==> inputs of willow <==
==> flow/design.v <==
`timescale 1ns / 1ps
module cordic_sin_cos
(
    input clk,
    input reset_n,
    input i_call,
    input [31:0] i_data,
    output o_done,
    output [31:0] o_cos,
    output [31:0] o_sin
);
cordic_sin_cos_core u_sin_cos (
    .clk     ( clk ),
    .reset_n ( reset_n ),
    .i_call  ( i_call ),
    .i_data  ( i_data ),
    .o_done  ( o_done ),
    .o_cos   ( o_cos ),
    .o_sin   ( o_sin )
);
endmodule
module cordic_sin_cos_core(
    clk,
    reset_n,
    i_call,
    i_data,
    o_done,
    o_cos,
    o_sin
);
     input clk;
     input reset_n;
	 input i_call; 
	 input signed [31:0] i_data;
	 output o_done;
	 output signed [31:0] o_cos;
	 output signed [31:0] o_sin;	 
	 function [31:0] atan;
	    input [3:0] idx;
	    case( idx )
	       4'd0: atan = 32'd2949120;  4'd1: atan = 32'd1740992;  4'd2: atan = 32'd919872;  4'd3: atan = 32'd466944;
	       4'd4: atan = 32'd234368;   4'd5: atan = 32'd117312;   4'd6: atan = 32'd58688;   4'd7: atan = 32'd29312;
	       4'd8: atan = 32'd14656;    4'd9: atan = 32'd7360;     4'd10: atan = 32'd3648;   4'd11: atan = 32'd1856;
	       4'd12: atan = 32'd896;     4'd13: atan = 32'd448;     4'd14: atan = 32'd256;    default: atan = 32'd128;
	    endcase
	 endfunction
	 reg signed [31:0]x,y,tx,ty,deg,rcos,rsin;
	 reg [7:0]i,seg;
	 reg isdone,isnegcos,isnegsin,isswap;
	 always @ ( posedge clk or negedge reset_n )
	 if( !reset_n )
	 begin
	    { x,y,deg,rcos,rsin } <= { 32'd0,32'd0,32'd0,32'd0,32'd0};
		i <= 8'd0;
		{ isdone,isnegcos,isnegsin,isswap } <= { 1'b0,1'b0,1'b0,1'b0 };
	 end
	 else if( i_call )
	 case( i )       
  	    0:
		begin
		   seg = i_data / 90;
		   if( seg == 0 ) 
		   begin 
		   	  deg <= i_data; 
		   	  isnegcos <= 0; 
		   	  isnegsin <= 0; 
		   	  isswap <= 0; 
		   end
		   else if( seg == 1 ) 
		   begin 
		   	  deg <= i_data - 90; 
		   	  isnegcos <= 1; 
		   	  isnegsin <= 0; 
		   	  isswap <= 1; 
		   end
		   else if( seg == 2 ) 
		   begin 
		   	  deg <= i_data - 180; 
		   	  isnegcos <= 1; 
		   	  isnegsin <= 1; 
		   	  isswap <= 0; 
		   end
		   else if( seg == 3 ) 
		   begin 
		   	  deg <= i_data - 270; 
		   	  isnegcos <= 0; 
		   	  isnegsin <= 1; 
		   	  isswap <= 1;  
		   end 
		   i <= i + 1'b1;
	    end		 
		1:
		begin 
		   x <= 32'd39797; 
		   y <= 32'd0; 
		   deg <= deg << 16; 
		   i <= i + 1'b1; 
		end					 
		2,3,4,5,6,7,8,9,10,11,12,13,14,15,16,17:
		if( deg > 0 )
		begin
		   ty = y >>> i-2;
		   tx = x >>> i-2;
		   x <= x - ty;
		   y <= y + tx;
		   deg <= deg - atan(i-2);
		   i <= i + 1'b1;
		end
		else
		begin
		   ty = y >>> i-2;
		   tx = x >>> i-2;
		   x <= x + ty ;
		   y <= y - tx ;
		   deg <= deg + atan(i-2);
		   i <= i + 1'b1;
		end
		18:
		begin 
		   {rcos,rsin} <= isswap ? { y,x } : { x,y }; 
		   i <= i + 1'b1; 
		end			
		19:
		begin 
		   isdone <= 1'b1; 
		   i <= i + 1'b1; 
		end		
		20:
		begin 
		   isdone <= 1'b0; 
		   i <= 8'd0; 
		end		   
	 endcase
	 assign o_done = isdone;
	 assign o_cos = isnegcos ? -(rcos) : rcos;
	 assign o_sin = isnegsin ? -(rsin) : rsin;
endmodule
==> flow/run.sh <==
#!/bin/bash
# the make line also repeats each setting of config.mk as NAME=value (left out here)
make -C /OpenROAD-flow-scripts/flow DESIGN_CONFIG=/design/flow/config.mk WORK_HOME=/design/flow/orfs CLKGATE_MAP_FILE= finish
==> flow/config.mk <==
export PLATFORM = sky130hd
export DESIGN_NAME = cordic_sin_cos
export DESIGN_NICKNAME = cordic_sin_cos
export VERILOG_FILES = /design/flow/design.v
export SDC_FILE = /design/flow/constraint.sdc
export NUM_CORES = 4
export LEC_CHECK = 0
export ABC_AREA = 1
export CAP_MARGIN = 5
export CELL_PAD_IN_SITES_DETAIL_PLACEMENT = 0
export CORE_MARGIN = 2
export CORE_UTILIZATION = 72
export CTS_CLUSTER_SIZE = 42
export GPL_TIMING_DRIVEN = 1
export HOLD_SLACK_MARGIN = 0.03
export MAX_ROUTING_LAYER = met4
export PLACE_DENSITY = 0.65
export SETUP_SLACK_MARGIN = -1.25
export SLEW_MARGIN = 20
==> flow/constraint.sdc <==
create_clock -name core_clock -period 18.6 [get_ports {clk}]
set_input_delay 3.7200 -clock core_clock [delete_from_list [all_inputs] [get_ports {clk}]]
set_output_delay 3.7200 -clock core_clock [all_outputs]
set_load 0.01 [all_outputs]
==> fjord: changes against willow <==
==> flow/config.mk (replaced) <==
export PLATFORM = sky130hd
export DESIGN_NAME = cordic_sin_cos
export DESIGN_NICKNAME = cordic_sin_cos
export VERILOG_FILES = /design/flow/design.v
export SDC_FILE = /design/flow/constraint.sdc
export NUM_CORES = 4
export LEC_CHECK = 0
export ABC_AREA = 1
export CAP_MARGIN = 40
export CORE_ASPECT_RATIO = 1.42
export CORE_MARGIN = 2
export CORE_UTILIZATION = 72
export CTS_CLUSTER_SIZE = 98
export PLACE_DENSITY = 0.43
export SLEW_MARGIN = 20
export TNS_END_PERCENT = 10
==> flow/constraint.sdc (replaced) <==
create_clock -name core_clock -period 16.2 [get_ports {clk}]
set_input_delay 3.2400 -clock core_clock [delete_from_list [all_inputs] [get_ports {clk}]]
set_output_delay 3.2400 -clock core_clock [all_outputs]
set_load 0.01 [all_outputs]
==> results.txt <==
status: complete, but fails checks
SO Viols: setup timing
mi-comb count: 3559
die extent in x: 203.3 um
combinational share of cell area: 0.6395
setup slack after layout: -2.733 ns
final setup violation count: 35
(the above is from willow)
==> results.txt <==
setup slack after layout: -5.889 ns
fin. max-slew vios: 2
status: complete, but fails checks
final setup violation count: 35
MaxCap Viol Count: 1
SO Viols: capacitance limit, slew limit, setup timing
(the above is from fjord)

========
==> inputs of xenon <==
RTL: the design.v shown in full above, as it stands there.
Settings: LEC_CHECK=0, CAP_MARGIN=20, CORE_MARGIN=2, CORE_UTILIZATION=65, MAX_ROUTING_LAYER=met4, SLEW_MARGIN=20; clock period 23.3 ns.
run.sh (not shown) runs the stock make flow with config.mk's settings and CLKGATE_MAP_FILE=.
==> inputs of ember, as changes to xenon <==
- ABC_AREA: default -> 1
- CORE_ASPECT_RATIO: default -> 0.5
- CORE_UTILIZATION: 65 -> 59
- CTS_CLUSTER_DIAMETER: default -> 368
- CTS_CLUSTER_SIZE: default -> 98
- MAX_ROUTING_LAYER: met4 -> default
- PLACE_DENSITY: default -> 0.42
- SETUP_SLACK_MARGIN: default -> -0.62
==> flow/constraint.sdc (replaced) <==
create_clock -name core_clock -period 16.5 [get_ports {clk}]
set_input_delay 3.3000 -clock core_clock [delete_from_list [all_inputs] [get_ports {clk}]]
set_output_delay 3.3000 -clock core_clock [all_outputs]
set_load 0.01 [all_outputs]
==> comparison table <==
| quantity | xenon | ember |
|---|---|---|
| FP Core Util | 65.8% | 60.4% |
| Area fraction in and, or, nand and nor cells after synthesis | 22.7% | 41.1% |
| Count of cells resized by post-cts repair | 219 | 199 |
| Outcome | did not finish | complete, but fails checks |
| Stage where the flow stopped | 5_1_grt | - |
| Violated checks | - | negative setup slack |
| Cell area after placement | 0.0349 mm^2 | 0.0329 mm^2 |
| Post-placement worst setup slack | -2.47 ns | -4.28 ns |
| Last weighted congestion value of the routability-driven placer | 1.11 | 1.01 |
| Net count after synthesis | 4,052 | 4,666 |
| Synthesized area divided by synthesized cell count | 7.26 um^2 | 6.33 um^2 |
| Number of distinct library cell variants in the gate-level netlist after synthesis | 144 | 80 |
| Num rows | 76 | 56 |
| Area share of the leading cell type in the synthesized netlist | 15.2% | 15.1% |
| Synthesized-area fraction occupied by adder cells | 5.21% | 5.02% |
| Seq share, synth | 15.2% | 15.1% |
| Synthesized-area fraction occupied by xor and xnor cells | 11.0% | 7.69% |
| Placed cell count | 5,016 | 5,467 |
| Mapped cell area | 0.0283 mm^2 | 0.0286 mm^2 |
| Detailed Place HPWL | 80.1 mm | 72.8 mm |
| Multiplexer share | 6.85% | 0.980% |
| Placeable core region | 0.0431 mm^2 | 0.0474 mm^2 |
| Cell count listed in synth_stat.txt | 3,904 | 4,518 |
| Ao+oa area frac | 34.4% | 18.3% |
| Count of mapped cells out of synthesis | 3,904 | 4,518 |
| Die Width | 213 um | 315 um |
| Die ar. | 0.0453 mm^2 | 0.0503 mm^2 |

========
==> inputs of 09-19 <==
// cordic_sin_cos: RTL as listed in full above, without the edits since
Settings: LEC_CHECK=0, ABC_AREA=1, CAP_MARGIN=20, CELL_PAD_IN_SITES_DETAIL_PLACEMENT=0, CORE_MARGIN=2, CORE_UTILIZATION=72, CTS_CLUSTER_DIAMETER=238, CTS_CLUSTER_SIZE=88, GPL_TIMING_DRIVEN=1, HOLD_SLACK_MARGIN=0.03, MAX_ROUTING_LAYER=met4, PLACE_DENSITY=0.65, SETUP_SLACK_MARGIN=-1.21, SLEW_MARGIN=20; clock period 20.1 ns.
==> 03-22: changes against 09-19 <==
Settings changed: ABC_AREA 1 to default, CELL_PAD_IN_SITES_DETAIL_PLACEMENT 0 to default, CORE_UTILIZATION 72 to 40, CTS_CLUSTER_DIAMETER 238 to default, CTS_CLUSTER_SIZE 88 to default, GPL_TIMING_DRIVEN 1 to default, HOLD_SLACK_MARGIN 0.03 to default, MAX_ROUTING_LAYER met4 to default, PLACE_DENSITY 0.65 to default, SETUP_SLACK_MARGIN -1.21 to default.
==> flow/constraint.sdc (replaced) <==
create_clock -name core_clock -period 30.0 [get_ports {clk}]
set_input_delay 6.0000 -clock core_clock [delete_from_list [all_inputs] [get_ports {clk}]]
set_output_delay 6.0000 -clock core_clock [all_outputs]
set_load 0.01 [all_outputs]
==> comparison <==
- 03-22 finished clean. 09-19 stopped in global routing with ODB-0269.
- In 03-22 the area after synthesis is lower than in 09-19, by 0.84%.
- Between 09-19 and 03-22, the lower die size is in 09-19 (gap 43%, measured against 03-22).
- In 03-22 the synthesized cell count is lower than in 09-19, by about 14%.
